==> v14 <==
==> flow/design.v (excerpt) <==
module ATM_TOP #(parameter  P_WIDTH = 16,
                            B_WIDTH = 20, 
							C_WIDTH = 6)
( 
    input   wire                    clk,
    input   wire                    rst,
	input wire [C_WIDTH-1:0]         card_number,
	input wire                       card_in,
    input wire                      button_0,
    input wire                      button_1,
    input wire                      button_2,
    input wire                      button_3,
    input wire                      button_4,
    input wire                      button_5,
    input wire                      button_6,
    input wire                      button_7,
    input wire                      button_8,
    input wire                      button_9,
    input wire                      enter_button,
    input wire                      cancel_button,
    input wire                      withdraw_button,
    input wire                      deposit_button,
    input wire                      show_balance,
	input wire                      another_service,
    input wire                      English_button,
    input wire                      Arabic_button,
	input wire                      multiple_100_button,
    input wire                      multiple_1000_button,
    input wire     [B_WIDTH-1:0]     actual_deposit_value,
	input wire [31:0]                threshold,
	output wire	                         card_out,
	output wire  [B_WIDTH-1:0]     updated_balance,  
	output wire                    operation_done, 
	output wire                    error,
	output wire                    wrong_password
	);
clock: 3.46 ns
lec_check: 0
abc_area: 1
cap_margin: 20
core_margin: 2
core_utilization: 72
cts_cluster_diameter: 375
slew_margin: 20
run.sh (not shown) runs the stock make flow with config.mk's settings and CLKGATE_MAP_FILE=.
==> v9: changes against v14 <==
CTS_CLUSTER_SIZE = 100   (was unset)
SETUP_SLACK_MARGIN = 0.55   (was unset)
==> flow/constraint.sdc (replaced) <==
create_clock -name core_clock -period 2.97 [get_ports {clk}]
set_input_delay 0.5940 -clock core_clock [delete_from_list [all_inputs] [get_ports {clk}]]
set_output_delay 0.5940 -clock core_clock [all_outputs]
set_load 0.01 [all_outputs]
==> run summary <==
data required time of the worst path - 3.85 ns
switching power - 3.57 mW
clock distribution power - 4.33 mW
result of the run - finished clean
smallest setup slack after layout - 0.0734 ns
share of the core filled with cells in the final layout - 84.2%
the above is filed under v14

==> run summary <==
first error message - [ERROR DPL-0033] detailed placement checks failed during check placement.
result of the run - did not finish
AND/OR/NAND/NOR Cells, Area Fraction - 33.0%
Core Box Area - 26,900 um2
Port Buf Inserts - 104
Synth top cell by count - nand2_1
last flow stage reached - 4_1_cts
the above is filed under v9


* * *

==> trial 17: inputs <==
Starting RTL as in the previous note.
make LEC_CHECK=0 ABC_AREA=0 CAP_MARGIN=20 CELL_PAD_IN_SITES_GLOBAL_PLACEMENT=2 CORE_MARGIN=8 CORE_UTILIZATION=40 CTS_CLUSTER_DIAMETER=307 CTS_CLUSTER_SIZE=14 SETUP_SLACK_MARGIN=0.53 SLEW_MARGIN=15 TNS_END_PERCENT=85 finish   # period 6.45 ns
==> trial 63: changes against trial 17 <==
- CELL_PAD_IN_SITES_GLOBAL_PLACEMENT: 2 -> unset
- CORE_MARGIN: 8 -> 2
- CORE_UTILIZATION: 40 -> 72
- CTS_CLUSTER_DIAMETER: 307 -> 196
- CTS_CLUSTER_SIZE: 14 -> 13
- PLACE_DENSITY_LB_ADDON: unset -> 0.28
- SETUP_SLACK_MARGIN: 0.53 -> 0.94
- SLEW_MARGIN: 15 -> 20
- TNS_END_PERCENT: 85 -> unset
==> flow/constraint.sdc (replaced) <==
create_clock -name core_clock -period 3.39 [get_ports {clk}]
set_input_delay 0.6780 -clock core_clock [delete_from_list [all_inputs] [get_ports {clk}]]
set_output_delay 0.6780 -clock core_clock [all_outputs]
set_load 0.01 [all_outputs]
==> build 95: changes against trial 17 <==
- ABC_AREA: 0 -> unset
- CELL_PAD_IN_SITES_GLOBAL_PLACEMENT: 2 -> unset
- CORE_MARGIN: 8 -> 2
- CORE_UTILIZATION: 40 -> 72
- CTS_CLUSTER_DIAMETER: 307 -> unset
- CTS_CLUSTER_SIZE: 14 -> 88
- PLACE_DENSITY: unset -> 0.4
- SETUP_SLACK_MARGIN: 0.53 -> unset
- SLEW_MARGIN: 15 -> 20
- TNS_END_PERCENT: 85 -> unset
==> flow/constraint.sdc (replaced) <==
create_clock -name core_clock -period 3.48 [get_ports {clk}]
set_input_delay 0.6960 -clock core_clock [delete_from_list [all_inputs] [get_ports {clk}]]
set_output_delay 0.6960 -clock core_clock [all_outputs]
set_load 0.01 [all_outputs]
==> trial 77: changes against trial 17 <==
- ABC_AREA: 0 -> unset
- CELL_PAD_IN_SITES_GLOBAL_PLACEMENT: 2 -> unset
- CORE_MARGIN: 8 -> 2
- CORE_UTILIZATION: 40 -> 66
- CTS_CLUSTER_DIAMETER: 307 -> 363
- CTS_CLUSTER_SIZE: 14 -> unset
- GPL_ROUTABILITY_DRIVEN: unset -> 0
- MAX_ROUTING_LAYER: unset -> met5
- PLACE_DENSITY_LB_ADDON: unset -> 0.24
- SETUP_SLACK_MARGIN: 0.53 -> 0.9
- SLEW_MARGIN: 15 -> 35
- TNS_END_PERCENT: 85 -> unset
==> flow/constraint.sdc (replaced) <==
create_clock -name core_clock -period 8.37 [get_ports {clk}]
set_input_delay 1.6740 -clock core_clock [delete_from_list [all_inputs] [get_ports {clk}]]
set_output_delay 1.6740 -clock core_clock [all_outputs]
set_load 0.01 [all_outputs]
==> summary of the runs <==
- The lowest hold slack belongs to build 95, the highest to trial 17.
- Synthesized cell count is the same in trial 63 and trial 77.
- The lowest clock power belongs to trial 77, the highest to build 95.
- Final area: trial 17 < trial 77 < build 95.
- Against trial 17, the count of clock-buffer cells in the layout of build 95 is higher by 2.
- Trial 17 finished clean. Trial 63 failed in global routing (5_1_grt) (GRT-0232). Build 95 completed and failed the layout checks on setup timing. Trial 77 ran to the end with no violations.
- Sequential share of layout area, highest first: trial 17, trial 77, build 95.
- Sequential power: trial 77 is lower than trial 17 (23%).
- Routed wire length, lowest first: trial 77, build 95, trial 17.
==> figures <==
metric	build 95	trial 17	trial 77	trial 63
Status	complete, but fails checks	no timing/DRC/antenna violations	no timing/DRC/antenna violations	aborted with a tool error
Last stage reached	-	-	-	global routing (5_1_grt)
Layout check failures	setup timing	-	-	-
Number of multi-input logic gates	1235	1234	1234	-
TritonCTS buffer count	37	29	37	30
Delay of the slowest cell on the worst path	0.43 ns	0.55 ns	0.54 ns	-
Depth of the worst register-to-register path	14	14	14	-
Pre-Repair DR Iteration Count	6	5	5	-
Fraction of power spent switching nets	29.1%	29.2%	27.4%	-
PostCTS Resize Cnt	49	0	0	81
Group with the largest share of power	sequential cells	sequential cells	sequential cells	-
Worst Hold Margin	0.123 ns	0.496 ns	0.486 ns	-
Cell kind with the greatest summed area	combinational gates	combinational gates	combinational gates	-
Sequential share of cell area	39.9%	42.4%	42.3%	-
Endpoint kind of the worst setup timing path	flop	output pin	output pin	-
Worst path bufs/invs	1	3	3	-
Combinational power	2.19 mW	0.904 mW	0.686 mW	-
Pre-placement core utilization	73.2%	40.5%	66.5%	73.2%
Vias after detailed routing	15300	13500	14200	-
Number of logic inverters in the finished layout	52	52	52	-

* * *

==> inputs of job 5840 <==
ATM_TOP again, from the RTL that the note above started with.
Design ATM_TOP, start of the top module:
module ATM_TOP #(parameter  P_WIDTH = 16,
                            B_WIDTH = 20, 
							C_WIDTH = 6)
( 
    input   wire                    clk,
    input   wire                    rst,
	input wire [C_WIDTH-1:0]         card_number,
	input wire                       card_in,
    input wire                      button_0,
    input wire                      button_1,
    input wire                      button_2,
    input wire                      button_3,
    input wire                      button_4,
    input wire                      button_5,
    input wire                      button_6,
    input wire                      button_7,
    input wire                      button_8,
    input wire                      button_9,
    input wire                      enter_button,
    input wire                      cancel_button,
    input wire                      withdraw_button,
    input wire                      deposit_button,
    input wire                      show_balance,
	input wire                      another_service,
    input wire                      English_button,
    input wire                      Arabic_button,
	input wire                      multiple_100_button,
    input wire                      multiple_1000_button,
    input wire     [B_WIDTH-1:0]     actual_deposit_value,
	input wire [31:0]                threshold,
	output wire	                         card_out,
	output wire  [B_WIDTH-1:0]     updated_balance,  
	output wire                    operation_done, 
	output wire                    error,
	output wire                    wrong_password
	);
Settings: LEC_CHECK=0, ABC_AREA=1, CAP_MARGIN=10, CORE_MARGIN=2, CORE_UTILIZATION=72, CTS_CLUSTER_SIZE=74, GPL_ROUTABILITY_DRIVEN=1, HOLD_SLACK_MARGIN=0.3, MAX_ROUTING_LAYER=met5, MIN_ROUTING_LAYER=met1, PLACE_DENSITY=0.67, SETUP_SLACK_MARGIN=-0.18, SLEW_MARGIN=20; clock period 2.97 ns.
==> inputs of job 8748, as changes to job 5840 <==
- ABC_AREA: 1 -> default
- CAP_MARGIN: 10 -> 20
- CORE_MARGIN: 2 -> 6
- CORE_UTILIZATION: 72 -> 40
- CTS_CLUSTER_SIZE: 74 -> 14
- GPL_ROUTABILITY_DRIVEN: 1 -> default
- HOLD_SLACK_MARGIN: 0.3 -> default
- MAX_ROUTING_LAYER: met5 -> default
- MIN_ROUTING_LAYER: met1 -> default
- PLACE_DENSITY: 0.67 -> default
- SETUP_SLACK_MARGIN: -0.18 -> default
- TNS_END_PERCENT: default -> 85
==> flow/constraint.sdc (replaced) <==
create_clock -name core_clock -period 6.0 [get_ports {clk}]
set_input_delay 1.2000 -clock core_clock [delete_from_list [all_inputs] [get_ports {clk}]]
set_output_delay 1.2000 -clock core_clock [all_outputs]
set_load 0.01 [all_outputs]
==> summary of the runs <==
- In job 8748 the synthesized area is lower than in job 5840, by 6.2%.
- Against job 8748, the via count of job 5840 is larger by about 53%.
- Clock-buffer cell count: job 5840 is lower than job 8748 (4).
- Of job 5840 and job 8748, job 5840 has the higher non-clock buffer count (gap 200).
- Job 8748 passed the timing, design-rule and antenna checks. Job 5840 produced a layout that fails on negative setup slack.
- In job 8748 the critical path depth is lower than in job 5840, by 18.
- In sequential cell count, job 5840 and job 8748 do not differ.
- Of job 5840 and job 8748, job 5840 has the higher cell count (gap about 30%, measured against job 8748).
- Between job 5840 and job 8748, the lower register-to-register slack is in job 5840 (gap 2.1 ns).
==> figures <==
| quantity | job 8748 | job 5840 |
|---|---|---|
| Status | no timing/DRC/antenna violations | finished with violations |
| Violated checks | - | negative setup slack |
| Final clock period utilization by the worst path | 86.6% | 115% |
| Wire length of the first global-routing pass | 79.2 mm | 105 mm |
| Critical Path Source Type | input pin | flip-flop |
| Area used by multi-input combinational logic | 8900 um2 | 9750 um2 |
| Post-synthesis mux area share | 15.3% | 0% |
| Routed vias | 13,700 | 21,000 |
| Iter 0 DRT Violations | 1,056 | 3,078 |
| Proportion of cell area occupied by multi-input gates | 41.7% | 40.6% |
| Simple Share, Synth | 11.7% | 33.0% |
| Layout clock buffers | 59 | 55 |
| Count of instantiated cells in the yosys netlist | 1,748 | 2,616 |
| Number of gates resized after cts | 0 | 32 |
| Standby leakage power | 9.32 nW | 11.9 nW |
| Worst clock skew on the final layout | 0.0163 ns | 0.0211 ns |
| Routed via count divided by cell count | 5.62 | 6.55 |
| Net switching power of the design | 0.00168 W | 0.00444 W |
| Die Span Y | 226 um | 169 um |
Power is estimated from default activity; no workload was simulated.
